== fjord ==
==> flow/design.v (excerpt) <==
module alu(OPA, OPB, CIN,INP_VALID, CLK, RST, CMD, CE, MODE, COUT, OFLOW, RES, G, E, L, ERR);
==> flow/config.mk <==
export PLATFORM = sky130hd
export DESIGN_NAME = alu
export DESIGN_NICKNAME = alu
export VERILOG_FILES = /design/flow/design.v
export SDC_FILE = /design/flow/constraint.sdc
export NUM_CORES = 4
export LEC_CHECK = 0
export ABC_AREA = 1
export CAP_MARGIN = 20
export CORE_MARGIN = 2
export CORE_UTILIZATION = 70
export PLACE_DENSITY = 0.65
export SETUP_SLACK_MARGIN = -0.12
export SLEW_MARGIN = 20
==> flow/constraint.sdc <==
create_clock -name core_clock -period 5.12 [get_ports {CLK}]
set_input_delay 1.0240 -clock core_clock [delete_from_list [all_inputs] [get_ports {CLK}]]
set_output_delay 1.0240 -clock core_clock [all_outputs]
set_load 0.01 [all_outputs]
run.sh (not shown) runs the stock make flow with config.mk's settings and CLKGATE_MAP_FILE=.
The log for fjord ends in global routing with error GRT-0232, so the run never completed.
#### Input delta (ember over fjord)
- CORE_UTILIZATION: 70 -> 71
- CTS_CLUSTER_DIAMETER: unset -> 27
- SETUP_SLACK_MARGIN: -0.12 -> 0.67
- PLACE_DENSITY: 0.65 -> unset
- ABC_AREA: 1 -> unset
- the clock period (ns, I/O delays scaled along): 5.12 -> 6.41
==> comparison <==
ember never completed, since it errored out during global routing. On ember: number of cells in the yosys synthesis report is 22% lower than what fjord gave. Looking only at simple-gate portion of the synthesized area, and setting everything else aside, the lower value of ember and fjord goes to ember. Summary of the comparison: number of setup buffers added after CTS is lower in ember, relative to fjord. In ember, summed standard-cell area reported by yosys is lower than in fjord. Against fjord as the reference, ember delivers a lower cell count after synthesis. When the final numbers for ember and fjord were put side by side, the die height turned out to be greater in fjord. Against fjord as the reference, ember delivers a lower area after synthesis. Number of rows in the core area: ember vs fjord down 1. ember against fjord; HPWL after detailed placement is down by a few percent. Summary of ember over fjord: die size lower, standard cell core area lower.
## Diff of input files: willow against ember
- SETUP_SLACK_MARGIN now -0.12, was 0.67
- CTS_CLUSTER_DIAMETER no longer set, was 27
- ABC_AREA now 1, previously not set
- PLACE_DENSITY now 0.65, previously not set
- the clock period (ns, I/O delays scaled along) now 5.4, was 6.41
willow did not run to completion, as it errored out during global routing.
Synthesized area per cell (willow over ember): decrease, 1.6 µm²
Horizontal die dimension in willow is 1.8% above ember.
willow ends up with higher die size than ember does.
STATUS core outline area: willow loses against ember
Lower mux cell area share after synthesis was reported by willow, not ember.

---

alu again, from the RTL that the note above started with.
// alu
module alu(OPA, OPB, CIN,INP_VALID, CLK, RST, CMD, CE, MODE, COUT, OFLOW, RES, G, E, L, ERR);
Settings: LEC_CHECK=0, CAP_MARGIN=20, CORE_MARGIN=2, CORE_UTILIZATION=71, CTS_CLUSTER_SIZE=34, HOLD_SLACK_MARGIN=-0.09, PLACE_DENSITY=0.65, SETUP_SLACK_MARGIN=-0.54, SLEW_MARGIN=20; clock period 5.71 ns.
The first run finished but failed the layout checks on negative setup slack.
Then changed:
CORE_UTILIZATION = 40   (was 71)
CTS_CLUSTER_SIZE = not set   (was 34)
HOLD_SLACK_MARGIN = not set   (was -0.09)
PLACE_DENSITY = not set   (was 0.65)
SETUP_SLACK_MARGIN = not set   (was -0.54)
clock period = 7.41 ns   (was 5.71 ns; I/O delays follow)
=> The new run completed with no timing, DRC or antenna violations. Wire length decreases by 9.0%. Synthesized cell count does not change. Clock-buffer cell count decreases by 1. Worst setup slack improves by 0.93 ns.

---

north:
The RTL this note starts from:
==> flow/design.v <==
module alu(OPA, OPB, CIN,INP_VALID, CLK, RST, CMD, CE, MODE, COUT, OFLOW, RES, G, E, L, ERR);
    input ['d8-1:0] OPA, OPB;
    input CLK, RST, CE, MODE, CIN;
    input [1:0] INP_VALID;
    input ['d4-1:0] CMD;
    output reg ['d16-1:0] RES;
    output reg COUT;
    output reg OFLOW;
    output reg G;
    output reg E;
    output reg L;
    output reg ERR;
    reg ['d16-1:0] RES_next;
    reg COUT_next, OFLOW_next, G_next, E_next, L_next, ERR_next;
    reg ['d16-1:0] res_t;
    reg cout_t, oflow_t, g_t, e_t, l_t, err_t;
    always @(posedge CLK or posedge RST) begin
        if (RST) begin
            RES <= {'d16{1'b0}};
            COUT <= 1'b0;
            OFLOW <= 1'b0;
            G <= 1'b0;
            E <= 1'b0;
            L <= 1'b0;
            ERR <= 1'b0;
        end
        else begin
                RES <= RES_next;
                COUT <= COUT_next;
                OFLOW <= OFLOW_next;
                G <= G_next;
                E <= E_next;
                L <= L_next;
                ERR <= ERR_next;
        end
    end
    always @(posedge CLK) begin
        res_t = {'d16{1'b0}};
        cout_t = 1'b0;
        oflow_t = 1'b0;
        g_t = 1'b0;
        e_t = 1'b0;
        l_t = 1'b0;
        err_t = 1'b0;
        if (CE) begin
            if (MODE) begin
                case (CMD)
                   'd0: begin
                        if (INP_VALID == 'b11) begin
                            res_t = OPA+ OPB;
                            cout_t = res_t[8]; 
                        end
                   end
                   'd1: begin
                        if (INP_VALID == 'b11) begin
                            oflow_t = (OPA < OPB);
                            res_t = OPA - OPB;
                        end
                   end
                   'd2: begin
                        if (INP_VALID == 'b11) begin
                            res_t = OPA + OPB + CIN;
                            cout_t = res_t[8];
                        end
                   end
                   'd3: begin
                        if (INP_VALID == 'b11) begin
                            oflow_t = (OPA < (OPB + CIN));
                            res_t = OPA - OPB - CIN;
                        end
                   end
                   'd4:  begin
                        if (INP_VALID[0] == 'b1) begin
                            res_t = OPA + 1;
                        end
                   end
                   'd5: begin
                        if (INP_VALID[0] == 'b1) begin
                            res_t = OPA - 1;
                            if (OPA == {'d8{1'b0}}) oflow_t = 1;
                        end
                   end
                   'd6: begin
                        if (INP_VALID[1] == 'b1) begin
                            res_t = OPB + 1;
                        end
                   end
                   'd7: begin
                        if (INP_VALID[1] == 'b1) begin
                            res_t = OPB - 1;
                            if (OPB == {'d8{1'b0}}) oflow_t = 1;
                        end
                   end
                   'd8: begin
                        if (INP_VALID == 'b11) begin
                            if (OPA == OPB) begin
                                e_t = 1'b1;
                                g_t = 1'b0;
                                l_t = 1'b0;
                            end
                            else if (OPA > OPB) begin
                                e_t = 1'b0;
                                g_t = 1'b1;
                                l_t = 1'b0;
                            end
                            else begin
                                e_t = 1'b0;
                                g_t = 1'b0;
                                l_t = 1'b1;
                            end
                        end
                   end
                   'd9: begin
                        if (INP_VALID == 'b11) begin
                            res_t = (OPA + 1) * (OPB + 1);
                        end
                   end
                   'd10: begin
                        if (INP_VALID == 'b11) begin
                            res_t = (OPA << 1) * (OPB);
                        end
                   end
                   'd11: begin
                        if (INP_VALID == 'b11) begin
                            res_t = $signed(OPA) + $signed(OPB);
                            oflow_t =((OPA[7] == OPB[7]) && (res_t[7] != OPA[7]));
                            cout_t = res_t[8];
                            if ($signed(res_t) < 0) l_t = 1'b1;
                            else if ($signed(res_t) > 0) g_t = 1'b1;
                            else e_t = 1'b1;
                        end
                   end
                   'd12: begin
                        if (INP_VALID == 'b11) begin
                            res_t = $signed(OPA) - $signed(OPB);
                            oflow_t = ((OPA[7] != OPB[7]) && (res_t[7] != OPA[7]));
                            cout_t = res_t[8];
                            if ($signed(res_t) < 0) l_t = 1'b1;
                            else if ($signed(res_t) > 0) g_t = 1'b1;
                            else e_t = 1'b1;
                        end
                   end
                   default:;
               endcase
            end
            else begin
                case (CMD)
                    'd0:begin
                        if (INP_VALID == 'b11) res_t = {1'b0, OPA & OPB};
                    end
                    'd1:begin
                        if (INP_VALID == 'b11) res_t = {1'b0, ~(OPA & OPB)};
                    end
                    'd2:begin
                        if (INP_VALID == 'b11)res_t = {1'b0, OPA | OPB};
                    end
                    'd3:begin
                        if (INP_VALID == 'b11)res_t = {1'b0, ~(OPA | OPB)};
                    end
                    'd4:begin
                        if (INP_VALID == 'b11) res_t = {1'b0, OPA ^ OPB};
                    end
                    'd5:begin
                        if (INP_VALID == 'b11) res_t = {1'b0, ~(OPA ^ OPB)};
                    end
                    'd6:begin
                        if (INP_VALID[0] == 'b1)
                            res_t = ~OPA &{'d8 {1'b1}};
                    end
                    'd7:begin
                        if (INP_VALID[1] == 'b1)
                            res_t =  ~OPB&{'d8{1'b1}};
                    end
                    'd8:begin
                        if (INP_VALID[0] == 'b1)
                            res_t = (OPA >> 1) &{'d8{1'b1}} ;
                    end
                    'd9:begin
                        if (INP_VALID[0] == 'b1)
                            res_t = (OPA << 1)&{'d8{1'b1}};
                    end
                    'd10:begin
                        if (INP_VALID[1] == 'b1)
                            res_t = (OPB >> 1)&{'d8{1'b1}};
                    end
                    'd11:begin
                        if (INP_VALID[1] == 'b1)
                            res_t = (OPB << 1)&{'d8{1'b1}};
                    end
                    'd12:begin
                        if (INP_VALID == 'b11) begin
                            if (!(|OPB['d8-1:'d2+1])) begin
                                res_t = ((OPA <<  OPB['d2:0]) | (OPA >> ('d8 -  OPB['d2:0])))&{'d8{1'b1}};
                            end
                            else err_t = 1'b1;
                        end
                    end
                    'd13:begin
                        if (INP_VALID == 'b11) begin
                            if (!(|OPB['d8-1:'d2+1])) begin
                                res_t = ((OPA >> OPB['d2:0]) | (OPA << ('d8 - OPB['d2:0]))) &{'d8{1'b1}};
                            end
                            else err_t = 1'b1;
                        end
                    end
                    default: ;
                endcase
            end
            if(!(MODE == 1 && (CMD == 'd10 || CMD == 'd9 || CMD == 'd12 || CMD == 'd11)))
                res_t = res_t & {'d8{1'b1}};
        end
        RES_next <= res_t;
        COUT_next <= cout_t;
        OFLOW_next <= oflow_t;
        G_next <= g_t;
        E_next <= e_t;
        L_next <= l_t;
        ERR_next <= err_t;
    end
endmodule
clock: 10.6 ns
lec_check: 0
abc_area: 0
cap_margin: 20
cell_pad_in_sites_global_placement: 2
core_aspect_ratio: 1.08
core_margin: 8
core_utilization: 40
cts_cluster_diameter: 116
cts_cluster_size: 60
gpl_timing_driven: 0
hold_slack_margin: 0.2
max_routing_layer: met5
min_routing_layer: met2
slew_margin: 40
tns_end_percent: 25
Both conditions hold for north: the flow ran to the end and the final layout passed the timing, DRC and antenna checks.
Inputs modified between north and south:
Settings: clearing GPL_TIMING_DRIVEN, which used to be 0; clearing CTS_CLUSTER_SIZE, which used to be 60; clearing TNS_END_PERCENT, which used to be 25; clearing MIN_ROUTING_LAYER, which used to be met2; swapping 40 for 71 in CORE_UTILIZATION; clearing CELL_PAD_IN_SITES_GLOBAL_PLACEMENT, which used to be 2; clearing ABC_AREA, which used to be 0; swapping 8 for 2 in CORE_MARGIN; swapping 40 for 20 in SLEW_MARGIN; putting PLACE_DENSITY at 0.65 where nothing was set; clearing MAX_ROUTING_LAYER, which used to be met5; swapping 0.2 for -0.09 in HOLD_SLACK_MARGIN; clearing CTS_CLUSTER_DIAMETER, which used to be 116; clearing CORE_ASPECT_RATIO, which used to be 1.08; swapping 10.6 for 6.58 in the clock period (ns, I/O delays scaled along).
Notes after the runs:
- Of north and south, only south fails to finish with a clean layout.
- Compared with north, in south share of the core filled with cells went up, via count went down, aggregate routed wire length went down.
Input changes introduced in east (baseline for comparison: south):
Settings: HOLD_SLACK_MARGIN no longer set, was -0.09; CORE_UTILIZATION now 58, was 71; PLACE_DENSITY no longer set, was 0.65; the clock period (ns, I/O delays scaled along) now 7.41, was 6.58.
--- outcome ---
In summary, east completed successfully, with a layout that passed the timing, DRC and antenna checks. Summary of east over south: part of the power in the clock network increased 1.9 points, final antenna-violating net count essentially unchanged, internal power decreased about 20%, number of tap cells added at floorplan increased 45, half-perimeter wire length after placement increased about 1%. Going from south to east, overall routing resource usage dropped 10 points, first-pass GRT wire length dropped 1400 microns, wire length dropped 6.6%.
Inputs modified between east and west:
Settings: an added SETUP_SLACK_MARGIN of -0.34; a change of CORE_UTILIZATION from 58 to 66; an added CTS_CLUSTER_SIZE of 74; a change of the clock period (ns, I/O delays scaled along) from 7.41 to 5.63.
[summary]
Looking at overall power after layout, west sits above east.
Looking at fraction of cell area in non-clock buffers, west sits above east.
Run comparison: east slowest cell on the critical path xnor2_1; west slowest cell on the critical path fa_1
Re power of the clock network: west and east aren't equal, and the higher value belongs to west.
Of the two values seen for timing startpoint of the critical path, OPB[6] was produced by west and OPB[1] by east.
Re count of multi-input combinational gates: no difference whatsoever between east and west.
Per the comparison of west with east, count of vias placed by the detailed router went up by 1016, post-route met1 wirelength went down by 8.6%.
To summarise west: no stage aborted, but the layout did not pass its checks, failing on negative setup slack.
No activity file was given, so power comes from the tool's default toggle rates.
